==> 06-28 <==
==> flow/design.v <==
module PE(
    input           clk,
    input           rst_n,
    input           done,
    input [7:0]     west_in,
    input [7:0]     north_in,
    output reg [7:0]    east_out,
    output reg [7:0]    south_out,
    output reg [31:0]   result
);
reg [31:0] mult_res;
always @(negedge clk or negedge rst_n) begin
    if(!rst_n) begin
        east_out <= 8'b0;
        south_out <= 8'b0;
        result <= 32'b0;
        mult_res <= 32'b0;
    end
    else if(done) begin
        mult_res <= 32'b0;
        result <= 32'b0;
    end
    else begin
        mult_res <= west_in * north_in;
        result <= result + mult_res;
        east_out <= west_in;
        south_out <= north_in;
    end
end
endmodule
module TPU(
    clk,
    rst_n,
    in_valid,
    K,
    M,
    N,
    busy,
    A_wr_en,
    A_index,
    A_data_in,
    A_data_out,
    B_wr_en,
    B_index,
    B_data_in,
    B_data_out,
    C_wr_en,
    C_index,
    C_data_in,
    C_data_out
);
input               clk;
input               rst_n;
input               in_valid;
input [7:0]         K;
input [7:0]         M;
input [7:0]         N;
output reg          busy;
output reg          A_wr_en;
output reg [15:0]   A_index;
output reg [31:0]   A_data_in;
input      [31:0]   A_data_out;
output reg          B_wr_en;
output reg [15:0]   B_index;
output reg [31:0]   B_data_in;
input      [31:0]   B_data_out;
output reg          C_wr_en;
output reg [15:0]   C_index;
output reg [127:0]  C_data_in;
input      [127:0]  C_data_out;
integer i, j;
reg     done;
wire [7:0]      east_out[3:0][3:0];
wire [7:0]      south_out[3:0][3:0];
wire [127:0]    result[3:0];
reg [7:0]   A_data_reg [3:0][3:0];
reg [7:0]   B_data_reg [3:0][3:0];
reg [15:0]  counter;
reg [7:0]   K_reg, M_per_compute, M_reg, N_per_compute, N_reg;
reg [7:0]   M_div, M_mod, N_div, N_mod;
reg [7:0]   row_grp, col_grp;
PE P00(clk, rst_n, done, A_data_reg[0][0], B_data_reg[0][0], east_out[0][0], south_out[0][0], result[0][127:96]);
PE P01(clk, rst_n, done, east_out[0][0], B_data_reg[1][0], east_out[0][1], south_out[0][1], result[0][95:64]);
PE P02(clk, rst_n, done, east_out[0][1], B_data_reg[2][0], east_out[0][2], south_out[0][2], result[0][63:32]);
PE P03(clk, rst_n, done, east_out[0][2], B_data_reg[3][0], east_out[0][3], south_out[0][3], result[0][31:0]);
PE P10(clk, rst_n, done, A_data_reg[1][0], south_out[0][0], east_out[1][0], south_out[1][0], result[1][127:96]);
PE P11(clk, rst_n, done, east_out[1][0], south_out[0][1], east_out[1][1], south_out[1][1], result[1][95:64]);
PE P12(clk, rst_n, done, east_out[1][1], south_out[0][2], east_out[1][2], south_out[1][2], result[1][63:32]);
PE P13(clk, rst_n, done, east_out[1][2], south_out[0][3], east_out[1][3], south_out[1][3], result[1][31:0]);
PE P20(clk, rst_n, done, A_data_reg[2][0], south_out[1][0], east_out[2][0], south_out[2][0], result[2][127:96]);
PE P21(clk, rst_n, done, east_out[2][0], south_out[1][1], east_out[2][1], south_out[2][1], result[2][95:64]);
PE P22(clk, rst_n, done, east_out[2][1], south_out[1][2], east_out[2][2], south_out[2][2], result[2][63:32]);
PE P23(clk, rst_n, done, east_out[2][2], south_out[1][3], east_out[2][3], south_out[2][3], result[2][31:0]);
PE P30(clk, rst_n, done, A_data_reg[3][0], south_out[2][0], east_out[3][0], south_out[3][0], result[3][127:96]);
PE P31(clk, rst_n, done, east_out[3][0], south_out[2][1], east_out[3][1], south_out[3][1], result[3][95:64]);
PE P32(clk, rst_n, done, east_out[3][1], south_out[2][2], east_out[3][2], south_out[3][2], result[3][63:32]);
PE P33(clk, rst_n, done, east_out[3][2], south_out[2][3], east_out[3][3], south_out[3][3], result[3][31:0]);
always @ (posedge clk or negedge rst_n) begin
    if(!rst_n) begin
        busy <= 1'b0;
        done <= 1'b0;
        A_wr_en <= 1'b0;
        A_index <= 16'b0;
        A_data_in <= 32'b0;
        B_wr_en <= 1'b0;
        B_index <= 16'b0;
        B_data_in <= 32'b0;
        C_wr_en <= 1'b0;
        C_index <= 16'b0;
        C_data_in <= 128'b0;
        counter <= 16'b0;
        K_reg <= 8'b0;
        M_reg <= 8'b0;
        N_reg <= 8'b0;
        for(i=0; i<4; i=i+1) begin
            for(j=0; j<4; j=j+1) begin
                A_data_reg[i][j] <= 8'b0;
                B_data_reg[i][j] <= 8'b0;
            end
        end
    end
    else if(in_valid) begin
        busy <= 1'b1;
        done <= 1'b0;
        M_reg <= M;
        K_reg <= K;
        N_reg <= N;
        M_mod = M % 4;
        N_mod = N % 4;
        M_div = (M_mod == 0 ? M/4 : M/4 + 1);
        N_div = (N_mod == 0 ? N/4 : N/4 + 1);
        col_grp <= 8'b0;
        row_grp <= 8'b0;
    end
    else if(busy) begin
        done = 1'b0;
        N_per_compute = (col_grp+1 == N_div && N_mod != 0 ? N_mod : 4);
        M_per_compute = (row_grp+1 == M_div && M_mod != 0 ? M_mod : 4);
        for(i=0; i<4; i=i+1) begin
            A_data_reg[i][0] = A_data_reg[i][1];
            A_data_reg[i][1] = A_data_reg[i][2];
            A_data_reg[i][2] = A_data_reg[i][3];
            A_data_reg[i][3] = 8'b0;
            B_data_reg[i][0] = B_data_reg[i][1];
            B_data_reg[i][1] = B_data_reg[i][2];
            B_data_reg[i][2] = B_data_reg[i][3];
            B_data_reg[i][3] = 8'b0;
        end
        if(counter < K_reg) begin
            A_data_reg[0][0] = A_data_out[31: 24];
            A_data_reg[1][1] = A_data_out[23: 16];
            A_data_reg[2][2] = A_data_out[15: 8];
            A_data_reg[3][3] = A_data_out[7: 0];
            B_data_reg[0][0] = B_data_out[31: 24];
            B_data_reg[1][1] = B_data_out[23: 16];
            B_data_reg[2][2] = B_data_out[15: 8];
            B_data_reg[3][3] = B_data_out[7: 0];
        end
        if(counter < K_reg) begin
            A_index = A_index + 1;
            B_index = B_index + 1;
        end
        else begin
            A_index = (row_grp+1 == M_div ? 16'b0 : K_reg * (row_grp + 1));
            B_index = (row_grp+1 == M_div ? K_reg * (col_grp + 1) : K_reg * col_grp);
        end
        if(counter >= K_reg + N_per_compute) begin
            C_wr_en = 1'b1;
            C_index = col_grp * M_reg + row_grp * 4 + counter - K_reg - N_per_compute;
            C_data_in = result[counter - K_reg - N_per_compute];
        end
        else begin
            C_wr_en = 1'b0;
            C_index = 16'b0;
        end
        counter <= counter + 1;
        if(counter == K_reg + M_per_compute + N_per_compute) begin
            if(row_grp+1 == M_div && col_grp+1 == N_div) begin
                busy <= 1'b0;
                A_index = 16'b0;
                B_index = 16'b0;
            end
            else if(row_grp+1 < M_div) begin
                row_grp = row_grp + 1;
            end
            else if(row_grp+1 == M_div) begin
                col_grp = col_grp + 1;
                row_grp = 0;
            end
            done = 1'b1;
            counter <= 8'b0;
        end
    end
end
endmodule
==> flow/run.sh <==
#!/bin/bash
# the make line also repeats each setting of config.mk as NAME=value (left out here)
make -C /OpenROAD-flow-scripts/flow DESIGN_CONFIG=/design/flow/config.mk WORK_HOME=/design/flow/orfs CLKGATE_MAP_FILE= finish
==> flow/config.mk <==
export PLATFORM = sky130hd
export DESIGN_NAME = TPU
export DESIGN_NICKNAME = TPU
export VERILOG_FILES = /design/flow/design.v
export SDC_FILE = /design/flow/constraint.sdc
export NUM_CORES = 4
export LEC_CHECK = 0
export CAP_MARGIN = 20
export CELL_PAD_IN_SITES_GLOBAL_PLACEMENT = 1
export CORE_ASPECT_RATIO = 1.78
export CORE_MARGIN = 2
export CORE_UTILIZATION = 40
export GPL_ROUTABILITY_DRIVEN = 1
export GPL_TIMING_DRIVEN = 0
export SETUP_SLACK_MARGIN = 1.48
export SLEW_MARGIN = 20
==> flow/constraint.sdc <==
create_clock -name core_clock -period 10.0 [get_ports {clk}]
set_input_delay 2.0000 -clock core_clock [delete_from_list [all_inputs] [get_ports {clk}]]
set_output_delay 2.0000 -clock core_clock [all_outputs]
set_load 0.01 [all_outputs]
==> 02-26 (differences from 06-28) <==
Settings changed: CELL_PAD_IN_SITES_GLOBAL_PLACEMENT 1 to not set, CORE_ASPECT_RATIO 1.78 to not set, GPL_ROUTABILITY_DRIVEN 1 to not set, GPL_TIMING_DRIVEN 0 to not set, SETUP_SLACK_MARGIN 1.48 to not set.
==> flow/constraint.sdc (replaced) <==
create_clock -name core_clock -period 9.85 [get_ports {clk}]
set_input_delay 1.9700 -clock core_clock [delete_from_list [all_inputs] [get_ports {clk}]]
set_output_delay 1.9700 -clock core_clock [all_outputs]
set_load 0.01 [all_outputs]
==> changes_impl.md <==
### Implementation results

* Die Footprint at 277000 µm²
* Lkg Pwr at 61.7 nW
* P&R area growth vs syn at 17.0%
* Reg2reg end: P20.mult_res[15]$_DFF_NN0_
* Reg area at 34300 µm²
* Via Count at 82600
* Pint at 0.0211 W
* Run status: finished clean
* CP startpoint: A_data_reg[7][2]$_DFFE_PN0P_
* Cell count after placement at 15100
* Sequential Power Share at 0.235
* Worst Tran Pin Value at 1.25 ns
* Area after DPL at 118000 µm²
* Switch share at 0.458
* Global Route met2 Usage at 0.526
* Worst path cell trace: buf_8, and2_4, fa_2, fa_1, inv_2, fa_1, inv_1, fa_1, ha_4, a21oi_4, nor2b_1, o21a_2, o41ai_4, o21ai_2, a31oi_1, mux2_4
the above is filed under 06-28

==> changes_impl.md <==
### Implementation results

* Pint at 0.0204 W
* Via Count at 79500
* Worst Tran Pin Value at 1.08 ns
* Lkg Pwr at 59.3 nW
* CP startpoint: B_data_reg[11][4]$_DFFE_PN0P_
* Reg2reg end: P01.mult_res[15]$_DFF_NN0_
* Sequential Power Share at 0.268
* Die Footprint at 277000 µm²
* Run status: finished clean
* Tap Count at 3570
* Global Route met2 Usage at 0.317
* P&R area growth vs syn at 11.4%
* Switch share at 0.438
* Worst path cell trace: nand2_1, fa_1, fa_1, inv_1, fa_1, inv_1, fa_1, inv_1, ha_1, nor2b_1, o21a_1, o41ai_2, o21ai_0, a31oi_1, mux2_2
* Largest net degree at the start of global routing at 161
the above is filed under 02-26

Power is estimated from default activity; no workload was simulated.
